Design FPU_top_level, start of the top module:
module FPU_top_level
(
 input 	       clk,
 input 	       nrst,
 input  [31:0] floating_point1,
 input  [31:0] floating_point2,
 input  [2:0]  frm,
 input  [6:0]  funct7,
 output [31:0] floating_point_out,
 output [4:0]  flags
 );
   reg [2:0]   frm2;
   reg [2:0]   frm3;
   reg [6:0]   funct7_2;
   reg [6:0]   funct7_3;
   localparam ADD = 7'b0100000;
   localparam MUL = 7'b0000010;
   reg 	       sign_shifted;
   reg [25:0]  frac_shifted;
   reg 	       sign_not_shifted;
   reg [25:0]  frac_not_shifted;
   reg [7:0]   exp_max;
   reg         mul_sign1;
   reg         mul_sign2;
   reg [7:0]   mul_exp1;
   reg [7:0]   mul_exp2;
   reg [25:0]  product;
   reg         mul_carry_out;
   reg [61:0]  step1_to_step2;
   reg [61:0]  nxt_step1_to_step2;
   reg        add_sign_out;
   reg [25:0] add_sum;
   reg 	      add_carry_out;
   reg [7:0]  add_exp_max;
   reg        mul_sign_out;
   reg [7:0]  sum_exp;
   reg        mul_ovf;
   reg        mul_unf;
   reg        inv;
   reg        inv2;
   reg        inv3;
  ...
Size: roughly 5500 cells after synthesis, about 110 flip-flops, about 110 I/O pins.
export LEC_CHECK = 0
export ABC_AREA = 1
export CAP_MARGIN = 5
export CORE_ASPECT_RATIO = 0.5
export CORE_MARGIN = 2
export CORE_UTILIZATION = 72
export CTS_CLUSTER_DIAMETER = 375
export CTS_CLUSTER_SIZE = 99
export HOLD_SLACK_MARGIN = -0.08
export SETUP_SLACK_MARGIN = 0.8
export SLEW_MARGIN = 20
export TNS_END_PERCENT = 10
create_clock -name core_clock -period 6.21 [get_ports {clk}]
run.sh (not shown) runs the stock make flow with config.mk's settings and CLKGATE_MAP_FILE=.
The first run died in global routing (GRT-0116).
Rerun with:
Settings changed: ABC_AREA 1 to default, CAP_MARGIN 5 to 20, CORE_UTILIZATION 72 to 40, CTS_CLUSTER_DIAMETER 375 to default, CTS_CLUSTER_SIZE 99 to default, HOLD_SLACK_MARGIN -0.08 to default, SETUP_SLACK_MARGIN 0.8 to -0.99, TNS_END_PERCENT 10 to default.
Clock period 6.21 ns to 10.0 ns, I/O delays scaled along.
This time the run completed without violations.
Area after synthesis falls by 5.4%.
Die area rose by 69%.
Synthesized cell count goes down by 23%.
Rerun with:
Settings changed: CAP_MARGIN 20 to 30, CORE_ASPECT_RATIO 0.5 to default, SETUP_SLACK_MARGIN -0.99 to default, SLEW_MARGIN 20 to 25.
=> The new run completed without violations; cell area is about the same; global-route usage goes down by 0.65 points; utilization is about the same; wire length goes down by about 4%; worst setup slack improved by 240 ps; die area barely changes; worst hold slack hardly moves; via count goes down by about 2.2%.
Rerun with:
Settings changed: CAP_MARGIN 30 to 20, CORE_UTILIZATION 40 to 66, SLEW_MARGIN 25 to 20.
Clock period 10.0 ns to 7.7 ns, I/O delays scaled along.
After rerunning: Now the flow ran to the end with violations: negative setup slack; cell count went down slightly; setup slack degrades by 1300 ps; synthesized area is unchanged; wire length went up by roughly a tenth; count of clock-buffer cells in the layout went up by 1; register-to-register slack degrades by 2400 ps.


Starting RTL as in the previous note.
export LEC_CHECK = 0
export ABC_AREA = 1
export CAP_MARGIN = 5
export CORE_ASPECT_RATIO = 0.91
export CORE_MARGIN = 2
export CORE_UTILIZATION = 72
export CTS_CLUSTER_DIAMETER = 203
export CTS_CLUSTER_SIZE = 99
export HOLD_SLACK_MARGIN = -0.08
export SETUP_SLACK_MARGIN = 0.8
export SLEW_MARGIN = 20
export TNS_END_PERCENT = 10
create_clock -name core_clock -period 6.21 [get_ports {clk}]
The baseline ended with an error in global routing, error GRT-0116.
Next try:
ABC_AREA = unset   (was 1)
CAP_MARGIN = 20   (was 5)
CORE_ASPECT_RATIO = unset   (was 0.91)
CORE_UTILIZATION = 40   (was 72)
CTS_CLUSTER_DIAMETER = unset   (was 203)
CTS_CLUSTER_SIZE = unset   (was 99)
HOLD_SLACK_MARGIN = unset   (was -0.08)
SETUP_SLACK_MARGIN = unset   (was 0.8)
TNS_END_PERCENT = unset   (was 10)
clock period = 10.0 ns   (was 6.21 ns; I/O delays follow)
=> Now the flow completed without violations. Synthesized area drops by 5.4%. Die size is higher by 69%. Synthesized cell count fell by 23%.
Next try:
CORE_UTILIZATION = 72   (was 40)
CTS_CLUSTER_DIAMETER = 331   (was unset)
CTS_CLUSTER_SIZE = 98   (was unset)
Core utilization is higher by 34 points.
Synthesized area does not change.
Routed wire length is higher by a few percent.
Design area is lower slightly.
Non-clock buffer count is higher by 13.
Register-to-register slack loses 0.22 ns.
Synthesized cell count does not change.
Global-route usage is higher by 24 points.
Worst setup slack loses 0.58 ns.
Next try:
ABC_AREA = 1   (was unset)
CAP_MARGIN = 30   (was 20)
CORE_UTILIZATION = 58   (was 72)
CTS_CLUSTER_DIAMETER = unset   (was 331)
CTS_CLUSTER_SIZE = unset   (was 98)
PLACE_DENSITY_LB_ADDON = 0.03   (was unset)
SLEW_MARGIN = 25   (was 20)
Result: Global-route usage went down by 12 points; sequential cell count is unchanged; area after synthesis rises by 5.7%; register-to-register slack is better by 0.77 ns.
Next try:
ABC_AREA = unset   (was 1)
CAP_MARGIN = 20   (was 30)
CORE_UTILIZATION = 40   (was 58)
CTS_CLUSTER_DIAMETER = 333   (was unset)
CTS_CLUSTER_SIZE = 100   (was unset)
PLACE_DENSITY_LB_ADDON = unset   (was 0.03)
SLEW_MARGIN = 20   (was 25)
TNS_END_PERCENT = 10   (was unset)
Effect:
- The new run completed with no timing, DRC or antenna violations
- worst setup slack loses 0.046 ns
- synthesized area came out lower by 5.4%
- global-route usage came out lower by 12 points
- clock-buffer cell count stays the same
- synthesized cell count came out lower by 23%
- utilization came out lower by 19 points
- fmax came out lower by 0.50%


Setup of rev 12:
Starting RTL as in the previous note.
==> flow/config.mk <==
export PLATFORM = sky130hd
export DESIGN_NAME = FPU_top_level
export DESIGN_NICKNAME = FPU_top_level
export VERILOG_FILES = /design/flow/design.v
export SDC_FILE = /design/flow/constraint.sdc
export NUM_CORES = 4
export LEC_CHECK = 0
export CAP_MARGIN = 20
export CORE_MARGIN = 2
export CORE_UTILIZATION = 72
export CTS_CLUSTER_DIAMETER = 381
export CTS_CLUSTER_SIZE = 34
export PLACE_DENSITY_LB_ADDON = 0.05
export SLEW_MARGIN = 40
export TNS_END_PERCENT = 5
==> flow/constraint.sdc <==
create_clock -name core_clock -period 5.55 [get_ports {clk}]
set_input_delay 1.1100 -clock core_clock [delete_from_list [all_inputs] [get_ports {clk}]]
set_output_delay 1.1100 -clock core_clock [all_outputs]
set_load 0.01 [all_outputs]
Rev 12: it failed with a tool error in global routing (5_1_grt), so there are no final results.
diff inputs: rev 12 => rev 13
# rev 12
export LEC_CHECK = 0
export CAP_MARGIN = 20
export CORE_MARGIN = 2
export CORE_UTILIZATION = 72
export CTS_CLUSTER_DIAMETER = 381
export CTS_CLUSTER_SIZE = 34
export PLACE_DENSITY_LB_ADDON = 0.05
export SLEW_MARGIN = 40
export TNS_END_PERCENT = 5
create_clock -name core_clock -period 5.55 [get_ports {clk}]
# rev 13
export LEC_CHECK = 0
export CAP_MARGIN = 20
export CORE_MARGIN = 2
export CORE_UTILIZATION = 53
export SLEW_MARGIN = 20
create_clock -name core_clock -period 5.18 [get_ports {clk}]
--- outcome ---
To summarise rev 13: no stage aborted, but the layout did not pass its checks, failing on negative setup slack.
Going from rev 12 to rev 13, the worst setup slack after placement was found to have gone down by 0.096 ns.
From rev 12 to rev 13, portion of netlist area occupied by mux cells did not move at all.
Delta (rev 13 minus rev 12): synthesized cell count stayed essentially flat, number of flip-flops and latches in the synthesized netlist ~0 delta, number of setup buffers added after CTS rose by about 260%.
Number of placed instances, taps included of rev 13 exceeds that of rev 12 by a little under 10%.
Compared to rev 12, rev 13 has vertical die size 16% higher.
Taking rev 12 as the reference, in rev 13 chip area estimate from yosys synthesis level, post-placement cell area moved up, post-synthesis async set-or-reset flop share level.
Die size (rev 13 over rev 12): increase, about 35%


## lane 1
Starting RTL as in the previous note.
==> flow/config.mk <==
export PLATFORM = sky130hd
export DESIGN_NAME = FPU_top_level
export DESIGN_NICKNAME = FPU_top_level
export VERILOG_FILES = /design/flow/design.v
export SDC_FILE = /design/flow/constraint.sdc
export NUM_CORES = 4
export LEC_CHECK = 0
export ABC_AREA = 0
export CAP_MARGIN = 20
export CELL_PAD_IN_SITES_GLOBAL_PLACEMENT = 2
export CORE_MARGIN = 2
export CORE_UTILIZATION = 71
export CTS_CLUSTER_SIZE = 31
export GPL_TIMING_DRIVEN = 1
export PLACE_DENSITY_LB_ADDON = 0.2
export SLEW_MARGIN = 30
export TNS_END_PERCENT = 60
==> flow/constraint.sdc <==
create_clock -name core_clock -period 8.52 [get_ports {clk}]
set_input_delay 1.7040 -clock core_clock [delete_from_list [all_inputs] [get_ports {clk}]]
set_output_delay 1.7040 -clock core_clock [all_outputs]
set_load 0.01 [all_outputs]
Lane 1 | ERROR | global placement without I/O
[inputs] lane 2 vs lane 1
- GPL_TIMING_DRIVEN removed (was 1)
- ABC_AREA removed (was 0)
- TNS_END_PERCENT removed (was 60)
- CTS_CLUSTER_SIZE removed (was 31)
- CELL_PAD_IN_SITES_GLOBAL_PLACEMENT removed (was 2)
- SLEW_MARGIN changed from 30 to 20
- CORE_UTILIZATION changed from 71 to 56
- SETUP_SLACK_MARGIN newly set to 1.53
- PLACE_DENSITY_LB_ADDON removed (was 0.2)
- the clock period (ns, I/O delays scaled along) changed from 8.52 to 5.18
==> comparison <==
No crash in lane 2: every stage finished, but the layout fails its final checks due to setup timing. Delta (lane 2 minus lane 1): area of the placeable core higher, vertical extent of the die higher. Lane 2 -> lane 1: post-synthesis area per instance delta 0, exact match. Area of the die went up by more than a quarter going from lane 1 to lane 2. Going from lane 1 to lane 2, row count climbed 10; share of synthesized registers carrying an async set or reset barely changed; adder-cell share of the synthesized area barely changed.
Here is what was changed in the inputs of lane 3 compared with lane 2.
- changing CORE_UTILIZATION from 56 to 58
- changing SETUP_SLACK_MARGIN from 1.53 to 1.32
- changing the clock period (ns, I/O delays scaled along) from 5.18 to 6.55
--- outcome ---
No crash in lane 3: every stage finished, but the layout fails its final checks due to setup timing.
A critical path capture point of step1_to_step2[43]$_DFF_PN0_ is what lane 2 shows, while step1_to_step2[42]$_DFF_PN0_ belongs to lane 3.
In the flow results for lane 3 and lane 2, the count of nets after finishing is larger on lane 2.
Looking only at post-layout instance area, and setting everything else aside, the lower value of lane 3 and lane 2 goes to lane 3.
Lane 3 vs lane 2 — overall die width dropped about 1.7%.
From lane 2 to lane 3 the numbers moved as follows: worst setup slack saw an increase; final cell utilization of the core decreased 3.5 points; path depth of the worst reg2reg path climbed about 5%.
